## run A
## top
module top(
	input clk,
	input rst,
	input valid,
	input dir,
	input signed [31:0] n,
	output [31:0] zeroCount,
	output signed [31:0] xOut
);
Size: roughly 100 I/O pins, ~14,000 sq um of cells after synthesis.
make LEC_CHECK=0 CAP_MARGIN=20 CORE_MARGIN=2 CORE_UTILIZATION=61 SLEW_MARGIN=20 finish   # period 11.6 ns
run.sh (not shown) runs the stock make flow with config.mk's settings and CLKGATE_MAP_FILE=.
Run A got as far as clock tree synthesis, where a tool error ended the run.
> inputs changed (run A -> run B)
- CTS_CLUSTER_SIZE now 100, previously not set
- CORE_UTILIZATION now 59, was 61
- SETUP_SLACK_MARGIN now -2.0, previously not set
- the clock period (ns, I/O delays scaled along) now 34.0, was 11.6
[summary]
Run B reached the end of the flow, and the finished layout is clean on the timing, design-rule and antenna checks. The row count of run B exceeds that of run A by 1. Instance area after placement in run B is 28% lower than in run A. Horizontal die size (lower): run A. Run B against run A: post-synthesis sequential area ratio did not really move; adder-cell share of the synthesized area did not really move; final weighted congestion in routability-driven placement went down; floorplan utilization went down; chip area in the Yosys report did not really move. Side by side, area of the die turned out higher in run B than in run A. Share of flip-flops with an asynchronous set or reset came out exactly the same in run A and run B. Relative to run A, run B improves minimum setup slack after placement.
The inputs of run C differ from those of run B as listed below.
- MIN_ROUTING_LAYER newly set to met2
- CTS_CLUSTER_DIAMETER newly set to 43
- CTS_CLUSTER_SIZE removed (was 100)
- CORE_MARGIN changed from 2 to 5
- TNS_END_PERCENT newly set to 5
- SETUP_SLACK_MARGIN removed (was -2.0)
- MAX_ROUTING_LAYER newly set to met4
- CAP_MARGIN changed from 20 to 10
- HOLD_SLACK_MARGIN newly set to -0.05
- CORE_UTILIZATION changed from 59 to 37
- GPL_TIMING_DRIVEN newly set to 0
- CORE_ASPECT_RATIO newly set to 0.73
## What came out
Run C has completed all stages; timing, DRC and antenna checks passed. Run B ran to completion and came out clean on the timing, design-rule and antenna checks. Of run B and run C, the run reporting the lower cell count was run B. Diff run B and run C: number of nets in the finished design lower in run B. Summary of run C over run B: total setup violations reported at the end of the flow did not really move, number of vias after detailed routing increased about 40%, post-route met1 wirelength now smaller. Compared with run B, run C shows a higher diode insertion count for antenna repair. Utilization: run C < run B. Taking run B as the reference, in run C final area now larger, clock buffer instance count of the final layout now smaller, global-route wire length before repair now larger. Run C vs run B on minimum setup slack in the final design: run C is the higher one.

Starting RTL as in the previous note.
// top
module top(
	input clk,
	input rst,
	input valid,
	input dir,
	input signed [31:0] n,
	output [31:0] zeroCount,
	output signed [31:0] xOut
);
clock: 34.0 ns
lec_check: 0
abc_area: 0
cap_margin: 20
cell_pad_in_sites_global_placement: 0
core_aspect_ratio: 0.5
core_margin: 2
core_utilization: 62
cts_cluster_diameter: 397
cts_cluster_size: 98
hold_slack_margin: 0.27
setup_slack_margin: -1.74
slew_margin: 20
The baseline completed without violations.
Rerun with:
==> flow/config.mk (replaced) <==
export PLATFORM = sky130hd
export DESIGN_NAME = top
export DESIGN_NICKNAME = top
export VERILOG_FILES = /design/flow/design.v
export SDC_FILE = /design/flow/constraint.sdc
export NUM_CORES = 4
export LEC_CHECK = 0
export CAP_MARGIN = 25
export CORE_ASPECT_RATIO = 0.94
export CORE_MARGIN = 2
export CORE_UTILIZATION = 40
export CTS_CLUSTER_DIAMETER = 43
export GPL_TIMING_DRIVEN = 0
export MAX_ROUTING_LAYER = met4
export MIN_ROUTING_LAYER = met2
export SLEW_MARGIN = 35
export TNS_END_PERCENT = 65
=> Area after synthesis is unchanged. Via count goes up by well over a third. Utilization falls by 23 points. Wire length came out higher by a little under a tenth. Setup slack improved by 0.76 ns. Sequential share of layout area fell by 0.35 points. Cell count rose by roughly a tenth. Non-clock buffer count grows by 51. Die size grows by well over a third. Clock-buffer cell count does not change.

== v32 ==
top again, from the RTL that the note above started with.
clock: 14.9 ns
lec_check: 0
abc_area: 1
cap_margin: 20
core_aspect_ratio: 0.5
core_margin: 2
core_utilization: 72
cts_cluster_size: 10
place_density: 0.42
slew_margin: 30
tns_end_percent: 10
v32: DPL-0038 in clock tree synthesis (4_1_cts) -> run aborted
For v47, these inputs were changed with respect to v32:
# v32
export LEC_CHECK = 0
export ABC_AREA = 1
export CAP_MARGIN = 20
export CORE_ASPECT_RATIO = 0.5
export CORE_MARGIN = 2
export CORE_UTILIZATION = 72
export CTS_CLUSTER_SIZE = 10
export PLACE_DENSITY = 0.42
export SLEW_MARGIN = 30
export TNS_END_PERCENT = 10
create_clock -name core_clock -period 14.9 [get_ports {clk}]
# v47
export LEC_CHECK = 0
export CAP_MARGIN = 20
export CORE_MARGIN = 2
export CORE_UTILIZATION = 59
export SLEW_MARGIN = 20
create_clock -name core_clock -period 22.7 [get_ports {clk}]
### Flow results
- The average size of a mapped cell reported for v47 is greater than that of v32 by about 27%.
- [compare] base=v32 new=v47: standard cell core area went up by 29%, adder and majority cell fraction of the synthesized area went up by 0.45 points.
- The runs compared here, v32 and v47, all ended either early or with open violations.
- v32 did not finish; the tool stopped in clock tree synthesis (4_1_cts) with error DPL-0038.
The inputs of v27 differ from those of v47 as listed below.
# v47
export LEC_CHECK = 0
export CAP_MARGIN = 20
export CORE_MARGIN = 2
export CORE_UTILIZATION = 59
export SLEW_MARGIN = 20
create_clock -name core_clock -period 22.7 [get_ports {clk}]
# v27
export LEC_CHECK = 0
export ABC_AREA = 1
export CAP_MARGIN = 20
export CORE_MARGIN = 2
export CORE_UTILIZATION = 72
export SLEW_MARGIN = 20
export TNS_END_PERCENT = 10
create_clock -name core_clock -period 14.9 [get_ports {clk}]
==> comparison <==
v27 did not finish: a tool error stopped it during clock tree synthesis (4_1_cts).
For v47, the flow was terminated by a tool error in global routing (5_1_grt) and produced no final design.
Per the comparison of v27 with v47, parity-gate share of the synthesized area counting xor and xnor cells now sits lower; total cell area reported by yosys after synthesis now sits lower; post-synthesis instance total now sits higher.
Area of the mapped netlist of v27 falls short of that of v47 by a few percent.
Edits applied to the flow inputs when going from v27 to v18:
# v27
export LEC_CHECK = 0
export ABC_AREA = 1
export CAP_MARGIN = 20
export CORE_MARGIN = 2
export CORE_UTILIZATION = 72
export SLEW_MARGIN = 20
export TNS_END_PERCENT = 10
create_clock -name core_clock -period 14.9 [get_ports {clk}]
# v18
export LEC_CHECK = 0
export CAP_MARGIN = 20
export CORE_MARGIN = 2
export CORE_UTILIZATION = 58
export SETUP_SLACK_MARGIN = -0.3
export SLEW_MARGIN = 20
create_clock -name core_clock -period 18.1 [get_ports {clk}]
[summary]
- None of the runs v27 and v18 ends with a clean layout.
- Cmp v27 and v18 / y dimension of the die / higher: v18
- v27 → v18: synthesized cell count down 18%, area fraction in mux cells up 3.2 points.

north:
Starting RTL as in the previous note.
==> flow/config.mk <==
export PLATFORM = sky130hd
export DESIGN_NAME = top
export DESIGN_NICKNAME = top
export VERILOG_FILES = /design/flow/design.v
export SDC_FILE = /design/flow/constraint.sdc
export NUM_CORES = 4
export LEC_CHECK = 0
export CAP_MARGIN = 25
export CORE_MARGIN = 2
export CORE_UTILIZATION = 40
export CTS_CLUSTER_DIAMETER = 274
export GPL_TIMING_DRIVEN = 0
export MAX_ROUTING_LAYER = met4
export SLEW_MARGIN = 20
==> flow/constraint.sdc <==
create_clock -name core_clock -period 34.0 [get_ports {clk}]
set_input_delay 6.8000 -clock core_clock [delete_from_list [all_inputs] [get_ports {clk}]]
set_output_delay 6.8000 -clock core_clock [all_outputs]
set_load 0.01 [all_outputs]
## Diff of input files: south against north
Settings: PLACE_DENSITY_LB_ADDON now 0.23, previously not set; CORE_ASPECT_RATIO now 0.73, previously not set; CTS_CLUSTER_DIAMETER now 179, was 274; TNS_END_PERCENT now 5, previously not set; HOLD_SLACK_MARGIN now -0.05, previously not set; CORE_UTILIZATION now 21, was 40; CORE_MARGIN now 5, was 2; MIN_ROUTING_LAYER now met2, previously not set; CAP_MARGIN now 10, was 25.
Findings:
Sort north and south by overall die height asc -> top: north
south reports a lower clock-buffer cell count than north does.
Of north and south, the run reporting the lower die outline area was north.
On global routing usage on met3: south sits above north.
Higher global-route usage was reported by north, not south.

The RTL this note starts from:
==> flow/design.v <==
`timescale 1ns/1ps
module top(
	input clk,
	input rst,
	input valid,
	input dir,
	input signed [31:0] n,
	output [31:0] zeroCount,
	output signed [31:0] xOut
);
	reg signed [31:0] xReg;
	wire signed [31:0] xNext;
	always @(posedge clk or posedge rst)begin
		if(rst) xReg<=32'sd50;
		else if(valid) xReg<=xNext;
	end
	assign xOut=xReg;
	wire signed[31:0] signedN;
	assign signedN=dir? n: -n;
	wire signed [31:0] addOut;
	wire signed [31:0] modOut;
	wire signed [31:0] normOut;
	wire zeroHit;
	adder uAdd(.a(xReg), .b(signedN), .sum(addOut));
	modulo uMod(.in(addOut), .out(modOut));
	normalize uNorm(.in(modOut), .out(normOut));
	comparator uCmp(.in(normOut), .zero(zeroHit));
	assign xNext=normOut;
	counter uCnt(
		.clk(clk),
		.rst(rst),
		.inc(valid&zeroHit),
		.count(zeroCount)
	);
endmodule
module adder(
	input signed [31:0] a,
	input signed [31:0] b,
	output signed [31:0] sum
);
	assign sum=a+b;
endmodule
module modulo(
	input signed [31:0] in,
	output signed [31:0] out
);
	assign out=in%100;
endmodule
module normalize(
	input signed [31:0] in,
	output signed [31:0] out
);
	assign out=(in<0)? (in+100): in;
endmodule
module comparator(
	input signed [31:0] in,
	output zero
);
	assign zero = (in==0);
endmodule
module counter(
	input clk,
	input rst,
	input inc,
	output reg [31:0] count
);
	always @(posedge clk or posedge rst)begin
		if(rst) count<=32'd0;
		else if(inc) count<=count+1;
	end
endmodule
export LEC_CHECK = 0
export ABC_AREA = 1
export CAP_MARGIN = 15
export CELL_PAD_IN_SITES_DETAIL_PLACEMENT = 2
export CORE_ASPECT_RATIO = 1.53
export CORE_MARGIN = 2
export CORE_UTILIZATION = 48
export CTS_CLUSTER_SIZE = 84
export GPL_TIMING_DRIVEN = 1
export HOLD_SLACK_MARGIN = 0.29
export MAX_ROUTING_LAYER = met4
export SETUP_SLACK_MARGIN = 2.38
export SLEW_MARGIN = 40
create_clock -name core_clock -period 31.5 [get_ports {clk}]
The baseline ended with an error in detailed placement.
Change:
==> flow/config.mk (replaced) <==
export PLATFORM = sky130hd
export DESIGN_NAME = top
export DESIGN_NICKNAME = top
export VERILOG_FILES = /design/flow/design.v
export SDC_FILE = /design/flow/constraint.sdc
export NUM_CORES = 4
export LEC_CHECK = 0
export CAP_MARGIN = 20
export CORE_MARGIN = 2
export CORE_UTILIZATION = 50
export SETUP_SLACK_MARGIN = -0.3
export SLEW_MARGIN = 20
==> flow/constraint.sdc (replaced) <==
create_clock -name core_clock -period 18.1 [get_ports {clk}]
set_input_delay 3.6200 -clock core_clock [delete_from_list [all_inputs] [get_ports {clk}]]
set_output_delay 3.6200 -clock core_clock [all_outputs]
set_load 0.01 [all_outputs]
Outcome: The changed run completed, yet does not pass: negative setup slack. Synthesized cell count goes down by 18%. Area after synthesis goes up by 4.1%. Die area barely changes.

RTL: the design.v shown in full above, as it stands there.
Settings: LEC_CHECK=0, ABC_AREA=0, CAP_MARGIN=20, CELL_PAD_IN_SITES_GLOBAL_PLACEMENT=0, CORE_ASPECT_RATIO=0.5, CORE_MARGIN=2, CORE_UTILIZATION=62, CTS_CLUSTER_DIAMETER=391, CTS_CLUSTER_SIZE=98, SETUP_SLACK_MARGIN=-1.65, SLEW_MARGIN=20; clock period 34.0 ns.
The baseline finished clean.
Change:
- CTS_CLUSTER_DIAMETER: 391 -> 77
- HOLD_SLACK_MARGIN: not set -> 0.25
- SETUP_SLACK_MARGIN: -1.65 -> -2.0
What happened:
- The new run produced a clean layout
- register-to-register slack is about the same
- via count stays the same
- die area is unchanged
Change:
- CELL_PAD_IN_SITES_GLOBAL_PLACEMENT: 0 -> 1
- CORE_UTILIZATION: 62 -> 40
- CTS_CLUSTER_SIZE: 98 -> not set
- HOLD_SLACK_MARGIN: 0.25 -> not set
- SETUP_SLACK_MARGIN: -2.0 -> -1.18
Outcome: The changed run ran to the end with no violations; global-route usage shrinks by 11 points; final area grows by about 2%; area after synthesis is unchanged; setup slack gains 0.011 ns; wire length rises by 4.5%; core utilization went down by 23 points; sequential share of layout area falls by 0.20 points; worst hold slack got worse by 0.016 ns; via count drops by about 5%.
Change:
- ABC_AREA: 0 -> not set
- CELL_PAD_IN_SITES_GLOBAL_PLACEMENT: 1 -> not set
- CORE_ASPECT_RATIO: 0.5 -> not set
- CTS_CLUSTER_DIAMETER: 77 -> not set
- SETUP_SLACK_MARGIN: -1.18 -> not set
Result: Global-route usage falls by 0.59 points; area after synthesis is unchanged; cell area hardly moves.
Change:
- clock period: 34.0 -> 32.6 ns (I/O delays scaled with it)
Outcome:
- The changed run ran to the end with no violations
- cell area increases by 0.71%
- cell count stays flat
- routed wire length increases by 0.60%
- critical path depth increases by 2
- synthesized area stays the same

Starts from the design.v that is shown in full above.
==> flow/config.mk <==
export PLATFORM = sky130hd
export DESIGN_NAME = top
export DESIGN_NICKNAME = top
export VERILOG_FILES = /design/flow/design.v
export SDC_FILE = /design/flow/constraint.sdc
export NUM_CORES = 4
export LEC_CHECK = 0
export ABC_AREA = 1
export CAP_MARGIN = 0
export CORE_ASPECT_RATIO = 1.46
export CORE_MARGIN = 2
export CORE_UTILIZATION = 72
export CTS_CLUSTER_SIZE = 10
export SLEW_MARGIN = 30
export TNS_END_PERCENT = 10
==> flow/constraint.sdc <==
create_clock -name core_clock -period 14.9 [get_ports {clk}]
set_input_delay 2.9800 -clock core_clock [delete_from_list [all_inputs] [get_ports {clk}]]
set_output_delay 2.9800 -clock core_clock [all_outputs]
set_load 0.01 [all_outputs]
The first run never finished: it broke off in clock tree synthesis.
==> next run, changes <==
- ABC_AREA: 1 -> unset
- CAP_MARGIN: 0 -> 20
- CORE_ASPECT_RATIO: 1.46 -> unset
- CORE_UTILIZATION: 72 -> 58
- CTS_CLUSTER_SIZE: 10 -> unset
- SETUP_SLACK_MARGIN: unset -> 5.0
- SLEW_MARGIN: 30 -> 20
- TNS_END_PERCENT: 10 -> unset
- clock period: 14.9 -> 18.5 ns (I/O delays scaled with it)
Effect: The new run never finished: it broke off in clock tree synthesis with DPL-0033. Die size went up by 28%. Synthesized cell count decreases by 18%. Synthesized area came out higher by 4.1%.
==> next run, changes <==
- CORE_UTILIZATION: 58 -> 70
- CTS_CLUSTER_SIZE: unset -> 32
- PLACE_DENSITY_LB_ADDON: unset -> 0.0
- SETUP_SLACK_MARGIN: 5.0 -> unset
- clock period: 18.5 -> 11.6 ns (I/O delays scaled with it)
The changed run ended with an error in detailed placement (DPL-0038).
Area after synthesis stays the same.
Die size shrinks by 17%.
Synthesized cell count does not change.
==> next run, changes <==
- CORE_UTILIZATION: 70 -> 34
- CTS_CLUSTER_SIZE: 32 -> unset
- PLACE_DENSITY_LB_ADDON: 0.0 -> unset
- clock period: 11.6 -> 32.6 ns (I/O delays scaled with it)
Now the flow completed with no timing, DRC or antenna violations.
Area after synthesis stays the same.
Synthesized cell count is unchanged.
Die area is higher by 100%.

== job 104 ==
RTL: the design.v shown in full above, as it stands there.
Settings: LEC_CHECK=0, ABC_AREA=1, CAP_MARGIN=20, CORE_MARGIN=2, CORE_UTILIZATION=71, CTS_CLUSTER_DIAMETER=250, CTS_CLUSTER_SIZE=57, HOLD_SLACK_MARGIN=-0.09, PLACE_DENSITY=0.62, SLEW_MARGIN=20; clock period 20.1 ns.
In the summary table, job 104 is marked failed, with error DPL-0038 raised in global routing.
#### Input delta (job 105 over job 104)
Settings: removing PLACE_DENSITY (formerly 0.62); changing CTS_CLUSTER_SIZE from 57 to 39; removing ABC_AREA (formerly 1); changing CORE_UTILIZATION from 71 to 72; removing HOLD_SLACK_MARGIN (formerly -0.09); removing CTS_CLUSTER_DIAMETER (formerly 250); changing the clock period (ns, I/O delays scaled along) from 20.1 to 15.5.
Of job 104 and job 105, not a single run came through the flow clean.
FAIL job 104 @ global routing: tool exited with error
In the reports for job 104 and job 105, the larger area fraction in xor and xnor cells belongs to job 105.
From job 104 to job 105 the numbers moved as follows: area fraction in compound gates increased 33 points; synthesized cell count decreased 388; synthesized area per cell increased 27%; die size increased 510 µm²; horizontal extent of the die increased 1.3%.
Compared with job 104, job 105 shows synthesis area per yosys that has gone up by a few percent.
